==> run a: inputs <==
Design ex2_1, start of the top module:
module ex2_1 (
	      input 		 clk, rst, validi,
	      input [31:0] 	 data_in,
	      output logic 	 valido, 
	      output logic [31:0] data_out
	      );
==> flow/config.mk <==
export PLATFORM = sky130hd
export DESIGN_NAME = ex2_1
export DESIGN_NICKNAME = ex2_1
export VERILOG_FILES = /design/flow/design.v
export SDC_FILE = /design/flow/constraint.sdc
export NUM_CORES = 4
export LEC_CHECK = 0
export CAP_MARGIN = 15
export CORE_MARGIN = 2
export CORE_UTILIZATION = 72
export HOLD_SLACK_MARGIN = -0.09
export SETUP_SLACK_MARGIN = -0.59
export SLEW_MARGIN = 20
==> flow/constraint.sdc <==
create_clock -name core_clock -period 7.69 [get_ports {clk}]
set_input_delay 1.5380 -clock core_clock [delete_from_list [all_inputs] [get_ports {clk}]]
set_output_delay 1.5380 -clock core_clock [all_outputs]
set_load 0.01 [all_outputs]
run.sh (not shown) runs the stock make flow with config.mk's settings and CLKGATE_MAP_FILE=.
==> run b: changes against run a <==
Settings changed: CAP_MARGIN 15 to 20, CORE_UTILIZATION 72 to 40, HOLD_SLACK_MARGIN -0.09 to unset, SETUP_SLACK_MARGIN -0.59 to unset.
==> flow/constraint.sdc (replaced) <==
create_clock -name core_clock -period 10.0 [get_ports {clk}]
set_input_delay 2.0000 -clock core_clock [delete_from_list [all_inputs] [get_ports {clk}]]
set_output_delay 2.0000 -clock core_clock [all_outputs]
set_load 0.01 [all_outputs]
==> CHANGELOG.md <==
## Implementation

- Pin count of the biggest net entering global routing: 99
- Result of the run: finished clean
- Overall Global Routing Usage: 26.40%
- Clock tree cell share of total cell area: 0.8693%
- Achievable Freq: 103.6 MHz
- Core Footprint: 149800 µm²
- Total stage count of the critical path: 39
- Data arrival time of the worst path: 10.01 ns
- Met2 usage in global routing: 42.38%
- Tapcell count: 2016
- Met3 Usage GRT: 5.849%
- Number of cells on the worst reg-to-reg path: 35
# the run above: run b

==> CHANGELOG.md <==
## Implementation

- Result of the run: failed layout checks
- Layout checks that failed: negative setup slack
- Met2 usage in global routing: 73.95%
- Number of cells on the worst reg-to-reg path: 36
- Met3 Usage GRT: 16.04%
- Data arrival time of the worst path: 9.65 ns
- Achievable Freq: 108.0 MHz
- Tapcell count: 1080
- Pin count of the biggest net entering global routing: 115
- Total stage count of the critical path: 38
- Final worst slack: -1.572 ns
- Clock tree cell share of total cell area: 0.8033%
- Setup violators final: 49
# the run above: run a



==> run P <==
ex2_1 again, from the RTL that the note above started with.
clock: 7.69 ns
lec_check: 0
abc_area: 1
cap_margin: 15
core_margin: 2
core_utilization: 72
cts_cluster_diameter: 225
hold_slack_margin: -0.09
place_density: 0.65
slew_margin: 20
==> inputs of run M, as changes to run P <==
Settings changed: ABC_AREA 1 to not set, CAP_MARGIN 15 to 20, CORE_UTILIZATION 72 to 40, CTS_CLUSTER_DIAMETER 225 to not set, HOLD_SLACK_MARGIN -0.09 to not set, PLACE_DENSITY 0.65 to not set.
==> flow/constraint.sdc (replaced) <==
create_clock -name core_clock -period 17.0 [get_ports {clk}]
set_input_delay 3.4000 -clock core_clock [delete_from_list [all_inputs] [get_ports {clk}]]
set_output_delay 3.4000 -clock core_clock [all_outputs]
set_load 0.01 [all_outputs]
==> inputs of run Y, as changes to run P <==
Settings changed: ABC_AREA 1 to not set, CAP_MARGIN 15 to 20, CTS_CLUSTER_DIAMETER 225 to 353, CTS_CLUSTER_SIZE set to 79, HOLD_SLACK_MARGIN -0.09 to not set, MAX_ROUTING_LAYER set to met4, PLACE_DENSITY 0.65 to not set, TNS_END_PERCENT set to 5.
==> flow/constraint.sdc (replaced) <==
create_clock -name core_clock -period 8.94 [get_ports {clk}]
set_input_delay 1.7880 -clock core_clock [delete_from_list [all_inputs] [get_ports {clk}]]
set_output_delay 1.7880 -clock core_clock [all_outputs]
set_load 0.01 [all_outputs]
==> results <==
| quantity | run M | run Y | run P |
|---|---|---|---|
| Outcome | finished clean | failed layout checks | failed layout checks |
| Violated checks | - | setup timing | setup timing |
| Length of routed met3 wiring | 18.0 mm | 25.7 mm | 34.1 mm |
| Worst setup slack after layout | 4.11 ns | -0.301 ns | -1.19 ns |
| Final hold slack | 0.477 ns | 0.481 ns | 0.472 ns |
| Fraction of area in multi-input gates | 77.0% | 74.2% | 69.5% |
| Launch point of the critical path | data_in[3] | data_in[4] | counter[30] |
| Slowest cell on crit path | sky130_fd_sc_hd__fa_1 | sky130_fd_sc_hd__fa_1 | sky130_fd_sc_hd__dfrtp_1 |
| Fillers | 15000 | 5744 | 4658 |
| Pin count of the biggest net entering global routing | 99 | 112 | 103 |
| Violation tally from detailed-route iteration zero | 4263 | 5057 | 6735 |
| GR met2 Demand/Resource | 41.3% | 69.7% | 74.1% |
| Post-CTS Repair Setup Buffers | 0 | 74 | 72 |
| Total number of warnings across the stage logs | 32 | 40 | 40 |


==> v33: inputs <==
Starting RTL as in the previous note.
clock: 2.85 ns
lec_check: 0
cap_margin: 20
core_margin: 2
core_utilization: 72
cts_cluster_diameter: 119
cts_cluster_size: 10
place_density_lb_addon: 0.0
setup_slack_margin: 0.81
slew_margin: 20
==> v3 (differences from v33) <==
CAP_MARGIN = 15   (was 20)
CORE_UTILIZATION = 71   (was 72)
CTS_CLUSTER_DIAMETER = unset   (was 119)
CTS_CLUSTER_SIZE = unset   (was 10)
HOLD_SLACK_MARGIN = -0.09   (was unset)
PLACE_DENSITY_LB_ADDON = unset   (was 0.0)
SETUP_SLACK_MARGIN = unset   (was 0.81)
==> flow/constraint.sdc (replaced) <==
create_clock -name core_clock -period 8.13 [get_ports {clk}]
set_input_delay 1.6260 -clock core_clock [delete_from_list [all_inputs] [get_ports {clk}]]
set_output_delay 1.6260 -clock core_clock [all_outputs]
set_load 0.01 [all_outputs]
==> summary of the runs <==
v3 reached the layout checks and failed them: setup timing. v33 did not get past 5_1_grt. In area after synthesis, v3 and v33 do not differ. In synthesized cell count, v33 and v3 do not differ. Between v3 and v33, the lower die area is in v33 (gap about 1.4%, measured against v33).
==> figures <==
quantity	v33	v3
Outcome	aborted with a tool error	finished with violations
Last stage reached	5_1_grt	-
Layout check failures	-	setup timing
Instance area after placement	69890 sq um	66230 sq um
Total die area	86170 sq um	87370 sq um
Post-CTS setup buffers	180	90
Die height	293.6 microns	295.6 microns
Die outline width	293.6 microns	295.6 microns
Fp util	72.48%	71.91%
PostCTS Resize Cnt	538	231
Global placement routability congestion	1.034	1.015
Cell count after placement	9010	8656
Core Region	83290 sq um	83950 sq um
Worst-case setup slack after placement	-6193 ps	-1803 ps
Final HPWL DP	160700 microns	157400 microns


==> inputs of zinc <==
ex2_1 again, from the RTL that the note above started with.
Settings: LEC_CHECK=0, CAP_MARGIN=35, CELL_PAD_IN_SITES_GLOBAL_PLACEMENT=2, CORE_MARGIN=9, CORE_UTILIZATION=40, CTS_CLUSTER_SIZE=27, GPL_ROUTABILITY_DRIVEN=0, GPL_TIMING_DRIVEN=0, HOLD_SLACK_MARGIN=0.02, PLACE_DENSITY=0.74, SLEW_MARGIN=15; clock period 12.0 ns.
==> inputs of juniper, as changes to zinc <==
==> flow/config.mk (replaced) <==
export PLATFORM = sky130hd
export DESIGN_NAME = ex2_1
export DESIGN_NICKNAME = ex2_1
export VERILOG_FILES = /design/flow/design.v
export SDC_FILE = /design/flow/constraint.sdc
export NUM_CORES = 4
export LEC_CHECK = 0
export CAP_MARGIN = 15
export CORE_MARGIN = 2
export CORE_UTILIZATION = 71
export SETUP_SLACK_MARGIN = -0.59
export SLEW_MARGIN = 20
==> flow/constraint.sdc (replaced) <==
create_clock -name core_clock -period 8.13 [get_ports {clk}]
set_input_delay 1.6260 -clock core_clock [delete_from_list [all_inputs] [get_ports {clk}]]
set_output_delay 1.6260 -clock core_clock [all_outputs]
set_load 0.01 [all_outputs]
==> inputs of cedar, as changes to zinc <==
==> flow/config.mk (replaced) <==
export PLATFORM = sky130hd
export DESIGN_NAME = ex2_1
export DESIGN_NICKNAME = ex2_1
export VERILOG_FILES = /design/flow/design.v
export SDC_FILE = /design/flow/constraint.sdc
export NUM_CORES = 4
export LEC_CHECK = 0
export CAP_MARGIN = 20
export CORE_MARGIN = 2
export CORE_UTILIZATION = 55
export CTS_CLUSTER_DIAMETER = 394
export CTS_CLUSTER_SIZE = 100
export SLEW_MARGIN = 20
export TNS_END_PERCENT = 40
==> flow/constraint.sdc (replaced) <==
create_clock -name core_clock -period 10.0 [get_ports {clk}]
set_input_delay 2.0000 -clock core_clock [delete_from_list [all_inputs] [get_ports {clk}]]
set_output_delay 2.0000 -clock core_clock [all_outputs]
set_load 0.01 [all_outputs]
==> changes_impl.md <==
### Physical design

- Status: failed layout checks
- Layout check failures: setup timing
- R2R depth: between 40 and 50
- Pin count of the biggest net entering global routing: 107
- Worst Path Arrival: a little under 10 ns
- I/O Buffers: 67
- Register-to-Register Setup Slack: -0.79 ns
- Final WS setup: -1.32 ns
- Area growth, synth to finish: 16.6%
- Met3 routed WL: 29400 um
- Layout clock buffer count: 20
- M1 WL: roughly 72000 um
- Area of placed instances: ~0.066 mm2
- Setup Viol. Count Final: 38
- Number of DRC markers in iteration 0: 6351
# the run above: juniper

==> changes_impl.md <==
### Physical design

- Status: timing/DRC/antenna clean
- Worst Path Arrival: 12.26 ns
- I/O Buffers: ~65
- Final WS setup: 0.176 ns
- Area of placed instances: ~0.065 mm2
- M1 WL: 116000 um
- Comb gates: 5097
- Number of DRC markers in iteration 0: 5206
- Register-to-Register Setup Slack: approximately 1.4 ns
- Pin count of the biggest net entering global routing: roughly 90
- Met3 routed WL: around 33000 um
- Layout clock buffer count: 17
- R2R depth: 40
- Area growth, synth to finish: 9.66%
- Setup Viol. Count Final: 0
# the run above: zinc

==> changes_impl.md <==
### Physical design

- Worst Path Arrival: around 10 ns
- Final WS setup: around 0.31 ns
- Area growth, synth to finish: 7.38%
- Setup Viol. Count Final: 0
- Area of placed instances: 0.0639 mm2
- Number of DRC markers in iteration 0: just over 4000
- Status: timing/DRC/antenna clean
- Layout clock buffer count: 22
# the run above: cedar



==> try-harbor <==
Starting RTL as in the previous note.
clock: 7.17 ns
lec_check: 0
abc_area: 0
cap_margin: 20
cell_pad_in_sites_global_placement: 0
core_margin: 2
core_utilization: 58
cts_cluster_diameter: 237
cts_cluster_size: 100
gpl_timing_driven: 1
hold_slack_margin: 0.3
min_routing_layer: met1
place_density_lb_addon: 0.3
slew_margin: 20
tns_end_percent: 85
==> try-pepper (differences from try-harbor) <==
==> flow/config.mk (replaced) <==
export PLATFORM = sky130hd
export DESIGN_NAME = ex2_1
export DESIGN_NICKNAME = ex2_1
export VERILOG_FILES = /design/flow/design.v
export SDC_FILE = /design/flow/constraint.sdc
export NUM_CORES = 4
export LEC_CHECK = 0
export ABC_AREA = 1
export CAP_MARGIN = 15
export CELL_PAD_IN_SITES_GLOBAL_PLACEMENT = 0
export CORE_MARGIN = 2
export CORE_UTILIZATION = 70
export CTS_CLUSTER_DIAMETER = 223
export MIN_ROUTING_LAYER = met1
export SLEW_MARGIN = 20
export TNS_END_PERCENT = 100
==> flow/constraint.sdc (replaced) <==
create_clock -name core_clock -period 7.64 [get_ports {clk}]
set_input_delay 1.5280 -clock core_clock [delete_from_list [all_inputs] [get_ports {clk}]]
set_output_delay 1.5280 -clock core_clock [all_outputs]
set_load 0.01 [all_outputs]
==> try-willow (differences from try-harbor) <==
==> flow/config.mk (replaced) <==
export PLATFORM = sky130hd
export DESIGN_NAME = ex2_1
export DESIGN_NICKNAME = ex2_1
export VERILOG_FILES = /design/flow/design.v
export SDC_FILE = /design/flow/constraint.sdc
export NUM_CORES = 4
export LEC_CHECK = 0
export ABC_AREA = 1
export CAP_MARGIN = 20
export CORE_MARGIN = 2
export CORE_UTILIZATION = 40
export CTS_CLUSTER_SIZE = 99
export GPL_ROUTABILITY_DRIVEN = 0
export SLEW_MARGIN = 20
==> flow/constraint.sdc (replaced) <==
create_clock -name core_clock -period 10.0 [get_ports {clk}]
set_input_delay 2.0000 -clock core_clock [delete_from_list [all_inputs] [get_ports {clk}]]
set_output_delay 2.0000 -clock core_clock [all_outputs]
set_load 0.01 [all_outputs]
==> qor summary <==
|  | try-pepper | try-harbor | try-willow |
|---|---|---|---|
| Least-Margin Pin Slew | 1.354 ns | 1.179 ns | 1.109 ns |
| Result of the run | finished with violations | finished with violations | timing/DRC/antenna clean |
| Violated checks | negative setup slack | negative setup slack | - |
| Sequential area share after synthesis | 6.869% | 6.823% | 6.869% |
| CP max FO | 5 | 3 | 6 |
| Vias per cell | 6.108 | 5.772 | 5.169 |
| Number of clock buffers in the layout | 18 | 17 | 18 |
| Highest cell delay on the worst timing path | 0.43 ns | 0.57 ns | 0.57 ns |
| Distinct lib cells used | 55 | 102 | 55 |
| Invs w/o clock | 2098 | 1567 | 2098 |
| Worst setup path startpoint | counter[30]$_DFFE_PP0N_ | data_in[4] | data_in[4] |
| Cell Area, Synth | 59960 µm² | 60370 µm² | 59960 µm² |
| Number of gates on the worst path with buffers counted | 81 | 42 | 44 |
| Relative max-transition margin | 8.756% | 20.90% | 26.06% |
| Last element of the critical path | valido$_DFFE_PP0P_ | a1[31]$_DFFE_PP0P_ | a2[30]$_DFFE_PP0P_ |
| Setup TNS | -17.74 ns | -49.09 ns | 0 ns |
| Post-Place Worst Slack | -1.697 ns | -2.726 ns | 0.09361 ns |
| # placed instances | 9347 | 9030 | 9732 |
| Critical Setup Path Class | reg -> reg | in -> reg | in -> reg |
| Layout-stage area growth over the synthesis result | 19.12% | 18.78% | 6.433% |
| Launch instance of the worst min-delay path | next[1]$_DFF_P_ | next[1]$_DFF_P_ | next[2]$_DFF_P_ |
| First-pass GRT wire length | 336400 µm | 315800 µm | 314600 µm |


==> run F: inputs <==
ex2_1 again, from the RTL that the note above started with.
Settings: LEC_CHECK=0, ABC_AREA=1, CAP_MARGIN=15, CORE_MARGIN=2, CORE_UTILIZATION=72, CTS_CLUSTER_DIAMETER=225, HOLD_SLACK_MARGIN=-0.09, PLACE_DENSITY=0.65, SETUP_SLACK_MARGIN=2.18, SLEW_MARGIN=20, TNS_END_PERCENT=5; clock period 7.69 ns.
==> inputs of run A, as changes to run F <==
==> flow/config.mk (replaced) <==
export PLATFORM = sky130hd
export DESIGN_NAME = ex2_1
export DESIGN_NICKNAME = ex2_1
export VERILOG_FILES = /design/flow/design.v
export SDC_FILE = /design/flow/constraint.sdc
export NUM_CORES = 4
export LEC_CHECK = 0
export ABC_AREA = 1
export CAP_MARGIN = 20
export CORE_MARGIN = 2
export CORE_UTILIZATION = 72
export CTS_CLUSTER_DIAMETER = 119
export CTS_CLUSTER_SIZE = 10
export SETUP_SLACK_MARGIN = 0.81
export SLEW_MARGIN = 20
==> flow/constraint.sdc (replaced) <==
create_clock -name core_clock -period 2.85 [get_ports {clk}]
set_input_delay 0.5700 -clock core_clock [delete_from_list [all_inputs] [get_ports {clk}]]
set_output_delay 0.5700 -clock core_clock [all_outputs]
set_load 0.01 [all_outputs]
==> inputs of run H, as changes to run F <==
==> flow/config.mk (replaced) <==
export PLATFORM = sky130hd
export DESIGN_NAME = ex2_1
export DESIGN_NICKNAME = ex2_1
export VERILOG_FILES = /design/flow/design.v
export SDC_FILE = /design/flow/constraint.sdc
export NUM_CORES = 4
export LEC_CHECK = 0
export CAP_MARGIN = 20
export CORE_MARGIN = 2
export CORE_UTILIZATION = 66
export MAX_ROUTING_LAYER = met4
export SLEW_MARGIN = 20
export TNS_END_PERCENT = 5
==> flow/constraint.sdc (replaced) <==
create_clock -name core_clock -period 8.94 [get_ports {clk}]
set_input_delay 1.7880 -clock core_clock [delete_from_list [all_inputs] [get_ports {clk}]]
set_output_delay 1.7880 -clock core_clock [all_outputs]
set_load 0.01 [all_outputs]
==> impl_metrics.yaml <==
# flow metrics
run_status:
  outcome: "failed layout checks"
  violations: "setup timing"
timing:
  worst_slack_ns: -0.416
  setup_viol: 11
the above is filed under run H

==> impl_metrics.yaml <==
# flow metrics
die:
  io_pins: 68
run_status:
  violations: "setup timing"
  outcome: "failed layout checks"
timing:
  setup_viol: 36
  worst_slack_ns: -1.18
the above is filed under run F

==> impl_metrics.yaml <==
# implementation run metrics
run_status:
  outcome: "aborted with a tool error"
  stop_stage: "global routing"
  error_line: "[ERROR GRT-0232] Routing congestion too high. Check the congestion heatmap in the GUI."
grt:
  grtUsageMet2_pct: 102
  grt_use_total_pct: 91.2
placement:
  dp.cells: 9671
synth:
  yosysCellCount: 7874
the above is filed under run A

